// processor_main
module processor_main(
		input  clk, reset_n,                       
		input  [31:0] dmem_datain, 
		input  [31:0] imem_data,                   
		output [31:0] dmem_addr, dmem_dataout, PC,
		output dmem_rw, io_rw
   );
	reg [31:0] PFD_PC, PDE_PC, PEM_PC, PMW_PC, PFD_INST, PDE_IMM, PDE_RS1, PDE_RS2, PEM_RS2, PEM_PCADDIMM, PMW_PCADDIMM, PEM_ALUOUT, 
				  PEM_CALOUT, PMW_CALOUT, PMW_DOUT;				  
	reg [2:0] PDE_F3;
	reg PDE_F7, PDE_CTRL_MEMWRITE, PEM_CTRL_MEMWRITE, PDE_CTRL_REGWRITE, PEM_CTRL_REGWRITE, PMW_CTRL_REGWRITE, PDE_CTRL_ALUSRC, 
		 PDE_CRTL_IMMTOREG, PEM_BRANCHFLAG, PFD_TAKENFLAG, PDE_TAKENFLAG, PEM_TAKENFLAG;
	reg [1:0] PDE_CTRL_ALUOP, PDE_CTRL_BRANCH, PDE_CTRL_REGWRITESEL, PEM_CTRL_BRANCH, PEM_CTRL_REGWRITESEL, PMW_CTRL_REGWRITESEL;
	reg [4:0] PDE_RDA, PEM_RDA, PMW_RDA;
	wire STALL, PFD_FLUSH, PDE_FLUSH, TAKENFLAG;
	assign PC = PFD_PC;
	wire ALU_BRANCHFLAG, ALU_BRANCHFLAG_int;	
	assign ALU_BRANCHFLAG = (PEM_PC == 32'b0) ? 1'b0 : ALU_BRANCHFLAG_int;
   wire [31:0] next_instruction, PCADD4;     
   wire [31:0] inst;                 
	wire [31:0] data_rs1;
	wire [31:0] data_rs2, ALU_OUT, PCADDIMM;
	wire [31:0] REALBRANCH;
	assign REALBRANCH = ({(PDE_CTRL_BRANCH[1] & ALU_BRANCHFLAG), PDE_CTRL_BRANCH[0]} == 2'b00) ? PDE_PC :
							  ({(PDE_CTRL_BRANCH[1] & ALU_BRANCHFLAG), PDE_CTRL_BRANCH[0]} == 2'b01) ? PDE_PC :
							  ({(PDE_CTRL_BRANCH[1] & ALU_BRANCHFLAG), PDE_CTRL_BRANCH[0]} == 2'b10) ? ALU_OUT : PCADDIMM;
	add pcadd4(.A(PFD_PC), .B(32'd4), .CIN(1'b0), .OF(), .SUM(PCADD4));
	wire [31:0] NEXTPREDICTED;
	assign NEXTPREDICTED = PCADD4;	 
	assign TAKENFLAG = 1'b0;  
	assign next_instruction = (ALU_BRANCHFLAG ^ PDE_TAKENFLAG) ? REALBRANCH : NEXTPREDICTED;
	assign PFD_FLUSH = ALU_BRANCHFLAG ^ PDE_TAKENFLAG;
	assign PDE_FLUSH = ALU_BRANCHFLAG ^ PDE_TAKENFLAG;
   assign inst = imem_data;
	wire CTRL_MEMWRITE, CTRL_ALUSRC, CTRL_REGWRITE, CRTL_IMMTOREG;
	wire [1:0] CTRL_ALUOP, CTRL_BRANCH, CTRL_REGWRITESEL;
	Control_Unit cu(
		.instruction(PFD_INST),
		.clk(clk),
		.MEMWRITE(CTRL_MEMWRITE), 
		.ALUSRC(CTRL_ALUSRC), 
		.REGWRITE(CTRL_REGWRITE), 
		.IMMTOREG(CRTL_IMMTOREG),
		.STALLSIG(),
		.ALUOP(CTRL_ALUOP), 
		.BRANCH(CTRL_BRANCH), 
		.REGWRITESEL(CTRL_REGWRITESEL)
	);
	wire [31:0] REGWRITE_DATA;
	Register_File register(
		.Read_reg01(PFD_INST[19:15]),
		.Read_reg02(PFD_INST[24:20]),
		.Write_reg(PMW_RDA),
		.Write_data(REGWRITE_DATA),
  ...
export LEC_CHECK = 0
export CAP_MARGIN = 20
export CORE_MARGIN = 2
export CORE_UTILIZATION = 66
export CTS_CLUSTER_DIAMETER = 227
export CTS_CLUSTER_SIZE = 42
export SLEW_MARGIN = 20
create_clock -name core_clock -period 5.67 [get_ports {clk}]
run.sh (not shown) runs the stock make flow with config.mk's settings and CLKGATE_MAP_FILE=.
The first run aborted during global routing.
Edit:
- CORE_UTILIZATION: 66 -> 40
- CTS_CLUSTER_DIAMETER: 227 -> default
- CTS_CLUSTER_SIZE: 42 -> default
- clock period: 5.67 -> 11.0 ns (I/O delays scaled with it)
After rerunning: With this change the flow finished with timing, DRC and antenna clean; synthesized cell count is unchanged; die size came out higher by well over a third; synthesized area does not change.
Edit:
- CORE_UTILIZATION: 40 -> 9
- clock period: 11.0 -> 17.5 ns (I/O delays scaled with it)
Synthesized cell count is unchanged; sequential share of layout area went down by 4.8 points; cell count went up by about 100%; utilization went down by 36 points; hold slack barely changes; clock skew went up by 0.026 ns; area after synthesis is unchanged.
Edit:
- CORE_UTILIZATION: 9 -> 70
- CTS_CLUSTER_SIZE: default -> 35
- clock period: 17.5 -> 5.7 ns (I/O delays scaled with it)
After rerunning: The changed run died in global routing with GRT-0116; synthesized area stays the same; synthesized cell count does not change; die area is lower by well over a third.
Edit:
- CORE_UTILIZATION: 70 -> 40
- CTS_CLUSTER_SIZE: 35 -> default
- clock period: 5.7 -> 10.7 ns (I/O delays scaled with it)
With this change the flow went through all stages and came out clean.
Area after synthesis stays the same.
Synthesized cell count does not change.
Die size is higher by 74%.
Edit:
- CORE_UTILIZATION: 40 -> 51
- clock period: 10.7 -> 5.74 ns (I/O delays scaled with it)
After rerunning: Now the flow finished with negative setup slack left; final cell count went up by 1.7%; critical path depth increases by 1; routed wire length goes up by 3.6%; cell area rose by 7.4%; global-route usage grows by 9.8 points; power went up by 92%; die size fell by 21%; utilization is higher by 18 points; via count rose by 6.3%; synthesized cell count is unchanged; non-clock buffer count is higher by 666.

* * *

exp/quartz:
processor_main again, from the RTL that the note above started with.
## processor_main
module processor_main(
		input  clk, reset_n,                       
		input  [31:0] dmem_datain, 
		input  [31:0] imem_data,                   
		output [31:0] dmem_addr, dmem_dataout, PC,
		output dmem_rw, io_rw
   );
clock: 18.0 ns
lec_check: 0
cap_margin: 40
cell_pad_in_sites_detail_placement: 0
core_margin: 2
core_utilization: 43
cts_cluster_diameter: 243
gpl_routability_driven: 0
hold_slack_margin: 0.05
place_density_lb_addon: 0.09
setup_slack_margin: 3.2
slew_margin: 5
tns_end_percent: 10
For exp/amber, these inputs were changed with respect to exp/quartz:
Settings: CTS_CLUSTER_DIAMETER: 243 -> unset; CTS_CLUSTER_SIZE: unset -> 98; CAP_MARGIN: 40 -> 20; HOLD_SLACK_MARGIN: 0.05 -> unset; GPL_ROUTABILITY_DRIVEN: 0 -> unset; SLEW_MARGIN: 5 -> 20; ABC_AREA: unset -> 1; PLACE_DENSITY_LB_ADDON: 0.09 -> unset; CELL_PAD_IN_SITES_DETAIL_PLACEMENT: 0 -> unset; SETUP_SLACK_MARGIN: 3.2 -> unset; TNS_END_PERCENT: 10 -> unset; CORE_UTILIZATION: 43 -> 68; the clock period (ns, I/O delays scaled along): 18.0 -> 5.91.
### Flow results
exp/amber: it failed during global routing (5_1_grt), and the tool reported GRT-0116.
Area after detailed placement | exp/amber above exp/quartz
For average cell area after synthesis, dividing the value from exp/quartz by the value from exp/amber gives 1.7.
Compared with exp/quartz, exp/amber degrades post-synthesis instance area.
Here is what was changed in the inputs of exp/nickel compared with exp/amber.
Settings: CORE_UTILIZATION changed from 68 to 72; SETUP_SLACK_MARGIN newly set to 1.28; ABC_AREA changed from 1 to 0; TNS_END_PERCENT newly set to 40; the clock period (ns, I/O delays scaled along) changed from 5.91 to 4.65.
Results
- For exp/nickel, the flow was terminated by a tool error in global routing (5_1_grt) and produced no final design.
- Placeable core region in exp/nickel vs exp/amber: down 9000 sq um
- Adder-cell area share of the yosys netlist across exp/amber and exp/nickel: no real change.
- Width of the die, exp/nickel vs exp/amber: down by a few percent
- exp/nickel vs. exp/amber: post-detailed-placement cell area has increased, vertical die dimension has decreased, area of the synthesized netlist per yosys stat has decreased, post-CTS repair timing setup buffer count has decreased.
- exp/nickel ended up with a higher number of gates given a new drive strength after cts than exp/amber did.
- Between exp/amber and exp/nickel, the flow reports synthesized area decreasing by a few percent.
Here is what was changed in the inputs of exp/umber compared with exp/nickel.
Settings: CTS_CLUSTER_SIZE removed (was 98); ABC_AREA removed (was 0); CORE_UTILIZATION changed from 72 to 56; SETUP_SLACK_MARGIN removed (was 1.28); TNS_END_PERCENT removed (was 40); the clock period (ns, I/O delays scaled along) changed from 4.65 to 10.2.
==> results <==
exp/umber went all the way through the flow, and no timing, DRC or antenna check failed.
On detailed placement HPWL: between exp/nickel and exp/umber, it ends up lower for exp/umber.
Compare exp/nickel and exp/umber | cell area reported after detailed placement lower: exp/umber
~same count of H-tree levels built during CTS in exp/nickel and exp/umber
From exp/umber to exp/nickel, synthesized netlist cell count did not move at all.
Synthesized chip area reported by yosys: exp/umber vs exp/nickel — no meaningful difference
Input-level comparison between exp/zinc and exp/umber:
Settings: HOLD_SLACK_MARGIN newly set to 0.28; CTS_CLUSTER_SIZE newly set to 42; CORE_UTILIZATION changed from 56 to 65; the clock period (ns, I/O delays scaled along) changed from 10.2 to 5.7.
==> results <==
- exp/zinc: it failed with a tool error in global routing (5_1_grt), so there are no final results.
- Width of the chip in exp/zinc is about 7% below exp/umber.
- exp/zinc: total instance count after detailed placement 420 above exp/umber
- Of exp/zinc and exp/umber, it is exp/zinc that has the higher sum of net half-perimeters after detailed placement.
- Looking at fraction of the core area occupied by cells at floorplan, exp/zinc sits 8.8 points higher than exp/umber does.
- exp/zinc vs. exp/umber: average cell area after synthesis flat; vertical die dimension went down; number of buffers added by the clock tree synthesis step went down about 2.5%; post-cts sizing count moved up; sequential cell area fraction in the yosys report comparable.
- Floorplan check, exp/zinc vs exp/umber: die outline smaller in exp/zinc
### exp/zinc -> exp/juniper
Settings: CTS_CLUSTER_SIZE: 42 -> unset; HOLD_SLACK_MARGIN: 0.28 -> unset; CORE_UTILIZATION: 65 -> 40; the clock period (ns, I/O delays scaled along): 5.7 -> 10.2.
--- outcome ---
Count of instances resized after the clock tree is built ended up 78 lower on exp/juniper than on exp/zinc. In exp/juniper, row count is higher than in exp/zinc. From exp/juniper to exp/zinc, clock sink total did not move at all. Having completed the whole flow, exp/juniper delivered a layout that passed the timing, design-rule and antenna checks. NOTE HPWL after detailed placement exp/zinc->exp/juniper decreased by a little under 10%. exp/juniper -> exp/zinc: hold buffer count at CTS flat. exp/juniper gives less last weighted congestion value of the routability-driven placer than exp/zinc did. Measured against exp/zinc, the horizontal extent of the die of exp/juniper comes out at 1.3 times the reference value. exp/juniper vs exp/zinc — instance area after placement dropped by a few percent. Compared with exp/zinc, in exp/juniper worst setup slack before clock tree synthesis shows an increase of 2700 ps, post-CTS setup repair buffer count shows a reduction of 29, clock buffer count from CTS shows an increase of about 8%.
Power is estimated from default activity; no workload was simulated.
